==> run X: inputs <==
## cpu_system
module cpu_system(
    input          clk,
    input          reset,
    output         imem_read,
    output [5:0]   imem_addr,
    input  [127:0] imem_rdata,
    input          imem_busywait,
    output         dmem_read,
    output         dmem_write,
    output [5:0]   dmem_addr,
    output [31:0]  dmem_wdata,
    input  [31:0]  dmem_rdata,
    input          dmem_busywait,
    output         ret_valid,
    output [31:0]  ret_pc,
    output         ret_rf_we,
    output [2:0]   ret_rf_waddr,
    output [7:0]   ret_rf_wdata
);
make LEC_CHECK=0 CAP_MARGIN=20 CELL_PAD_IN_SITES_GLOBAL_PLACEMENT=0 CORE_MARGIN=2 CORE_UTILIZATION=70 CTS_CLUSTER_SIZE=20 GPL_ROUTABILITY_DRIVEN=1 MIN_ROUTING_LAYER=met1 PLACE_DENSITY_LB_ADDON=0.07 SLEW_MARGIN=20 finish   # period 5.42 ns
run.sh (not shown) runs the stock make flow with config.mk's settings and CLKGATE_MAP_FILE=.
==> run B (differences from run X) <==
==> flow/config.mk (replaced) <==
export PLATFORM = sky130hd
export DESIGN_NAME = cpu_system
export DESIGN_NICKNAME = cpu_system
export VERILOG_FILES = /design/flow/design.v
export SDC_FILE = /design/flow/constraint.sdc
export NUM_CORES = 4
export LEC_CHECK = 0
export CAP_MARGIN = 20
export CORE_MARGIN = 2
export CORE_UTILIZATION = 61
export SLEW_MARGIN = 20
==> flow/constraint.sdc (replaced) <==
create_clock -name core_clock -period 5.4 [get_ports {clk}]
set_input_delay 1.0800 -clock core_clock [delete_from_list [all_inputs] [get_ports {clk}]]
set_output_delay 1.0800 -clock core_clock [all_outputs]
set_load 0.01 [all_outputs]
==> run D (differences from run X) <==
==> flow/config.mk (replaced) <==
export PLATFORM = sky130hd
export DESIGN_NAME = cpu_system
export DESIGN_NICKNAME = cpu_system
export VERILOG_FILES = /design/flow/design.v
export SDC_FILE = /design/flow/constraint.sdc
export NUM_CORES = 4
export LEC_CHECK = 0
export CAP_MARGIN = 20
export CORE_MARGIN = 2
export CORE_UTILIZATION = 40
export SLEW_MARGIN = 20
==> flow/constraint.sdc (replaced) <==
create_clock -name core_clock -period 9.72 [get_ports {clk}]
set_input_delay 1.9440 -clock core_clock [delete_from_list [all_inputs] [get_ports {clk}]]
set_output_delay 1.9440 -clock core_clock [all_outputs]
set_load 0.01 [all_outputs]
==> impl_metrics.json <==
{
  "outcome": "finished with violations",
  "grt_util_all_layers": 0.353,
  "so.violations": "negative setup slack",
  "post_cts_buffers": 101,
  "htreeDepth": 3,
  "die_y_um": 301,
  "worst_slack_ps": -2990,
  "setup_viol": 535,
  "placed_cells": 5395
}
# the run above: run B

==> impl_metrics.json <==
{
  "setup_viol": 0,
  "worst_slack_ps": 235,
  "core_area_sq_um": 133000,
  "htreeDepth": 4,
  "n_clock_buffer": 179,
  "placed_cells": 5636,
  "outcome": "no timing/DRC/antenna violations",
  "die_area_sq_um": 137000,
  "grt_util_all_layers": 0.215,
  "logic_family": "multiplexers",
  "post_cts_buffers": 40,
  "placementRows": 134
}
# the run above: run D

==> impl_metrics.json <==
{
  "haltStage": "global routing (5_1_grt)",
  "outcome": "stopped before the end",
  "placed_cells": 5293,
  "die_y_um": 281,
  "grt_util_all_layers": 0.833,
  "firstError": "[ERROR GRT-0232] Routing congestion too high. Check the congestion heatmap in the GUI.",
  "htreeDepth": 3,
  "post_cts_buffers": 125
}
# the run above: run X


---

==> amber <==
Starting RTL as in the previous note.
clock: 15.1 ns
lec_check: 0
abc_area: 1
cap_margin: 20
cell_pad_in_sites_detail_placement: 1
cell_pad_in_sites_global_placement: 3
core_margin: 7
core_utilization: 42
cts_cluster_size: 34
gpl_routability_driven: 0
gpl_timing_driven: 0
hold_slack_margin: 0.05
max_routing_layer: met4
min_routing_layer: met2
place_density: 0.94
setup_slack_margin: 4.09
slew_margin: 20
tns_end_percent: 70
==> inputs of raven, as changes to amber <==
ABC_AREA = not set   (was 1)
CAP_MARGIN = 35   (was 20)
CELL_PAD_IN_SITES_DETAIL_PLACEMENT = not set   (was 1)
CELL_PAD_IN_SITES_GLOBAL_PLACEMENT = not set   (was 3)
CORE_ASPECT_RATIO = 1.02   (was not set)
CORE_MARGIN = 2   (was 7)
CORE_UTILIZATION = 59   (was 42)
CTS_CLUSTER_SIZE = 98   (was 34)
GPL_ROUTABILITY_DRIVEN = not set   (was 0)
HOLD_SLACK_MARGIN = not set   (was 0.05)
MAX_ROUTING_LAYER = not set   (was met4)
MIN_ROUTING_LAYER = not set   (was met2)
PLACE_DENSITY = not set   (was 0.94)
SETUP_SLACK_MARGIN = not set   (was 4.09)
SLEW_MARGIN = 10   (was 20)
TNS_END_PERCENT = not set   (was 70)
==> flow/constraint.sdc (replaced) <==
create_clock -name core_clock -period 13.7 [get_ports {clk}]
set_input_delay 2.7400 -clock core_clock [delete_from_list [all_inputs] [get_ports {clk}]]
set_output_delay 2.7400 -clock core_clock [all_outputs]
set_load 0.01 [all_outputs]
==> reports/summary.txt <==
Unrepaired setup endpoints after global routing = no
Floorplan die height = 379 µm
Fraction of the yosys area taken by sequential cells = 63.2%
Sequential cell area in the final layout = 35500 µm²
Count of buffers from port buffering = 220
Adder and majority cell fraction of the synthesized area = 1.50%
Cell count along the critical path = 33
Logic inverters = 337
Met1 wire length = 0 µm
Outcome = no timing/DRC/antenna violations
Relative slew slack = 21.9%
Global-route wire length before repair = 301000 µm
[end of results for amber]
==> reports/summary.txt <==
Outcome = no timing/DRC/antenna violations
Cell count along the critical path = 29
Relative slew slack = 15.0%
Floorplan die height = 309 µm
Adder and majority cell fraction of the synthesized area = 1.59%
Sequential cell area in the final layout = 35500 µm²
Count of buffers from port buffering = 221
Fraction of the yosys area taken by sequential cells = 66.1%
[end of results for raven]
